// total_fir
module total_fir(total_out, x_in, clk);
	input clk;
	input signed[7:0]x_in;
	output signed[15:0]total_out;
	wire signed[7:0]c0 = 8'b0_0010001;
	wire signed[7:0]c1 = 8'b1_1010111;
	wire signed[7:0]c2 = 8'b0_0011000;
	wire signed[7:0]c3 = 8'b1_1000110;
	wire signed[7:0]c4 = 8'b1_0001100;
	wire signed[7:0]c5 = 8'b0_1010110;
	wire signed[7:0]c6 = 8'b1_0011010;
	wire signed[7:0]c7 = 8'b0_0111010;
	wire signed[7:0]c8 = 8'b1_1110000;
	wire signed[7:0]c9 = 8'b0_1111111;
	wire signed[7:0]c10 = 8'b0_0001111;
	wire signed[7:0]c11 = 8'b1_1110111;
	wire signed[7:0]c12 = 8'b1_1101011;
	wire signed[7:0]c13 = 8'b1_0110110;
	wire signed[7:0]c14 = 8'b1_0111100;
	wire signed[7:0]c15 = 8'b1_1010000;
	wire signed[7:0]in_a;
	wire signed[7:0]d1_eigh_out, d2_eigh_out, d3_eigh_out, d4_eigh_out, d5_eigh_out, d6_eigh_out,
					d7_eigh_out, d8_eigh_out, d9_eigh_out, d10_eigh_out, d11_eigh_out, d12_eigh_out,
					d13_eigh_out, d14_eigh_out, d15_eigh_out, d16_eigh_out;
	wire signed[13:0]m1_out, m2_out, m3_out, m4_out, m5_out, m6_out, m7_out, m8_out, m9_out, m10_out,
					m11_out, m12_out, m13_out, m14_out, m15_out, m16_out; 
	wire signed[13:0]d1_fort_out, d2_fort_out, d3_fort_out,  d4_fort_out, d5_fort_out, d6_fort_out,
					d7_fort_out, d8_fort_out, d9_fort_out, d10_fort_out, d11_fort_out, d12_fort_out,
					d13_fort_out, d14_fort_out, d15_fort_out, d16_fort_out;
	wire signed[15:0]a1_out, a2_out, a3_out, a4_out;
  ...
Size in the first run: roughly 3,700 cells after synthesis, about 400 flip-flops, about 25 I/O pins, ~32,000 µm² of cells after synthesis.
==> flow/config.mk <==
export PLATFORM = sky130hd
export DESIGN_NAME = total_fir
export DESIGN_NICKNAME = total_fir
export VERILOG_FILES = /design/flow/design.v
export SDC_FILE = /design/flow/constraint.sdc
export NUM_CORES = 4
export LEC_CHECK = 0
export ABC_AREA = 1
export CAP_MARGIN = 20
export CORE_MARGIN = 2
export CORE_UTILIZATION = 69
export CTS_CLUSTER_DIAMETER = 298
export CTS_CLUSTER_SIZE = 14
export HOLD_SLACK_MARGIN = 0.3
export SLEW_MARGIN = 20
==> flow/constraint.sdc <==
create_clock -name core_clock -period 2.52 [get_ports {clk}]
set_input_delay 0.5040 -clock core_clock [delete_from_list [all_inputs] [get_ports {clk}]]
set_output_delay 0.5040 -clock core_clock [all_outputs]
set_load 0.01 [all_outputs]
run.sh (not shown) runs the stock make flow with config.mk's settings and CLKGATE_MAP_FILE=.
The first run failed in 5_1_grt (GRT-0116).
Change:
Settings changed: ABC_AREA 1 to not set, CORE_UTILIZATION 69 to 40, CTS_CLUSTER_DIAMETER 298 to not set, CTS_CLUSTER_SIZE 14 to not set, HOLD_SLACK_MARGIN 0.3 to not set.
Clock period 2.52 ns to 4.42 ns, I/O delays scaled along.
This time the run completed without violations.
Die size grows by 63%.
Area after synthesis shrinks by 4.7%.
Synthesized cell count shrinks by 18%.
Change:
Settings changed: CORE_UTILIZATION 40 to 65.
Clock period 4.42 ns to 3.83 ns, I/O delays scaled along.
What happened: The new run finished clean. Non-clock buffer count climbs by 147. Worst setup slack degrades by 0.16 ns. Clock-buffer cell count climbs by 3. Sequential share of layout area drops by 0.90 points. Worst hold slack stays flat. Design area climbs by a few percent.


== v11 ==
Starting RTL as in the previous note.
Settings: LEC_CHECK=0, CAP_MARGIN=20, CELL_PAD_IN_SITES_DETAIL_PLACEMENT=2, CELL_PAD_IN_SITES_GLOBAL_PLACEMENT=1, CORE_ASPECT_RATIO=1.95, CORE_MARGIN=2, CORE_UTILIZATION=40, CTS_CLUSTER_SIZE=90, GPL_ROUTABILITY_DRIVEN=1, GPL_TIMING_DRIVEN=0, HOLD_SLACK_MARGIN=-0.07, MIN_ROUTING_LAYER=met2, PLACE_DENSITY_LB_ADDON=0.13, SLEW_MARGIN=20, TNS_END_PERCENT=25; clock period 5.0 ns.
Relative to v11, the following input files were edited for v24:
- changing GPL_ROUTABILITY_DRIVEN from 1 to 0
- removing MIN_ROUTING_LAYER (formerly met2)
- removing PLACE_DENSITY_LB_ADDON (formerly 0.13)
- changing CAP_MARGIN from 20 to 25
- changing HOLD_SLACK_MARGIN from -0.07 to 0.05
- removing CELL_PAD_IN_SITES_DETAIL_PLACEMENT (formerly 2)
- changing CTS_CLUSTER_SIZE from 90 to 87
- changing CORE_UTILIZATION from 40 to 17
- setting SETUP_SLACK_MARGIN to 0.45 for the first time
- removing CORE_ASPECT_RATIO (formerly 1.95)
- changing TNS_END_PERCENT from 25 to 60
### Flow results
Die area (higher): v24. | peak fanout along the critical path | v24 vs v11 | 3 higher |. From v11 to v24 the numbers moved as follows: wire length of the first global-routing pass now smaller, setup slack shows an increase of 0.42 ns, clock-pin transition on the worst setup and hold timing paths flat, count of plain and timing-repair buffers went up 22%, total number of cells along the worst setup path climbed 1. v24 vs v11 on utilization: v24 is the lower one. The lower post-synthesis to final-layout area growth of v11 and v24 is in v11.
> inputs changed (v24 -> v7)
- removing HOLD_SLACK_MARGIN (formerly 0.05)
- setting CTS_CLUSTER_DIAMETER to 298 for the first time
- removing GPL_TIMING_DRIVEN (formerly 0)
- removing CTS_CLUSTER_SIZE (formerly 87)
- setting ABC_AREA to 1 for the first time
- removing CELL_PAD_IN_SITES_GLOBAL_PLACEMENT (formerly 1)
- changing CAP_MARGIN from 25 to 20
- removing GPL_ROUTABILITY_DRIVEN (formerly 0)
- changing CORE_UTILIZATION from 17 to 69
- removing SETUP_SLACK_MARGIN (formerly 0.45)
- removing TNS_END_PERCENT (formerly 60)
- changing the clock period (ns, I/O delays scaled along) from 5.0 to 2.88
## What came out
v24 completed; timing, DRC and antenna clean. In the summary table, v7 is marked failed, with error DPL-0038 raised in global routing (5_1_grt). Reported for v24 and v7, number of top-level pins turned out identical to the last digit. Per the comparison of v7 with v24, die outline height saw a decrease, synthesized cell count saw an increase.
Input changes introduced in v42 (baseline for comparison: v7):
- an added PLACE_DENSITY_LB_ADDON of 0.26
- a change of CORE_UTILIZATION from 69 to 72
- an added SETUP_SLACK_MARGIN of -0.18
- a deleted CTS_CLUSTER_DIAMETER that had been 298
- a deleted ABC_AREA that had been 1
- a change of the clock period (ns, I/O delays scaled along) from 2.88 to 3.45
### Flow results
From v42 to v7, synthesis-stage register bit count did not move at all. v42 has die size below what v7 had. Placeable core region: v42 vs v7 down about 9%. Between v7 and v42, adder-cell area share of the yosys netlist increased. The flow ran to completion for all of v7 and v42 but v7, which stopped partway. Status(v7) = ERROR, stage = global routing (5_1_grt). In v42 the implementation ran to completion but is not tape-out ready, as the final checks report setup timing.
--- input diff v42..v59 ---
- swapping 20 for 0 in CAP_MARGIN
- putting CTS_CLUSTER_DIAMETER at 40 where nothing was set
- clearing PLACE_DENSITY_LB_ADDON, which used to be 0.26
- putting PLACE_DENSITY at 0.67 where nothing was set
- swapping -0.18 for 0.97 in SETUP_SLACK_MARGIN
- swapping 3.45 for 3.62 in the clock period (ns, I/O delays scaled along)
[summary]
- v59 never completed, since it errored out during global routing (5_1_grt).
- Worst slack at placement came out higher on v59 than on v42.
- | mean instance size in the synthesized netlist | v59 vs v42 | ≈ equal |
- v59 -> v42: synthesized cell count delta 0, exact match
- Taking v42 as the reference point, the CTS buffer count of v59 rises by 16.
- Delta (v59 minus v42): weighted congestion at the end of routability-driven global placement has decreased; count of placed standard cells including taps decreased 251; number of gates resized after CTS rose by 87%; maximum clock insertion buffer count shows no meaningful change.
- As far as vertical die dimension goes, v42 and v59 are indistinguishable; the numbers are identical.
- v42 has a higher placed instance area than v59.
- Comparing v42 against v59, there is no change at all in number of nets produced by synthesis.
What v40 does differently from v59 at the input level:
- ABC_AREA newly set to 1
- CTS_CLUSTER_DIAMETER changed from 40 to 265
- PLACE_DENSITY changed from 0.67 to 0.65
- SETUP_SLACK_MARGIN removed (was 0.97)
- MAX_ROUTING_LAYER newly set to met4
- the clock period (ns, I/O delays scaled along) changed from 3.62 to 3.44
[summary]
v40: all stages done; final checks FAILED (setup timing). Die extent in x (lower): v59. [v40] core outline area rose about 5% relative to v59. Across both runs, synthesized area was higher for v40 than for v59. Lower post-synthesis xor/xnor area fraction was reported by v40, not v59. [compare] base=v59 new=v40: multiplexer area fraction after synthesis has decreased, initial core utilization has decreased. Sort v59 and v40 by chip area from the yosys synthesis statistics, ascending, and v59 comes first. In the reports for v59 and v40, the smaller synthesized net count belongs to v59. Full die area: v40 vs v59 up about 5%.
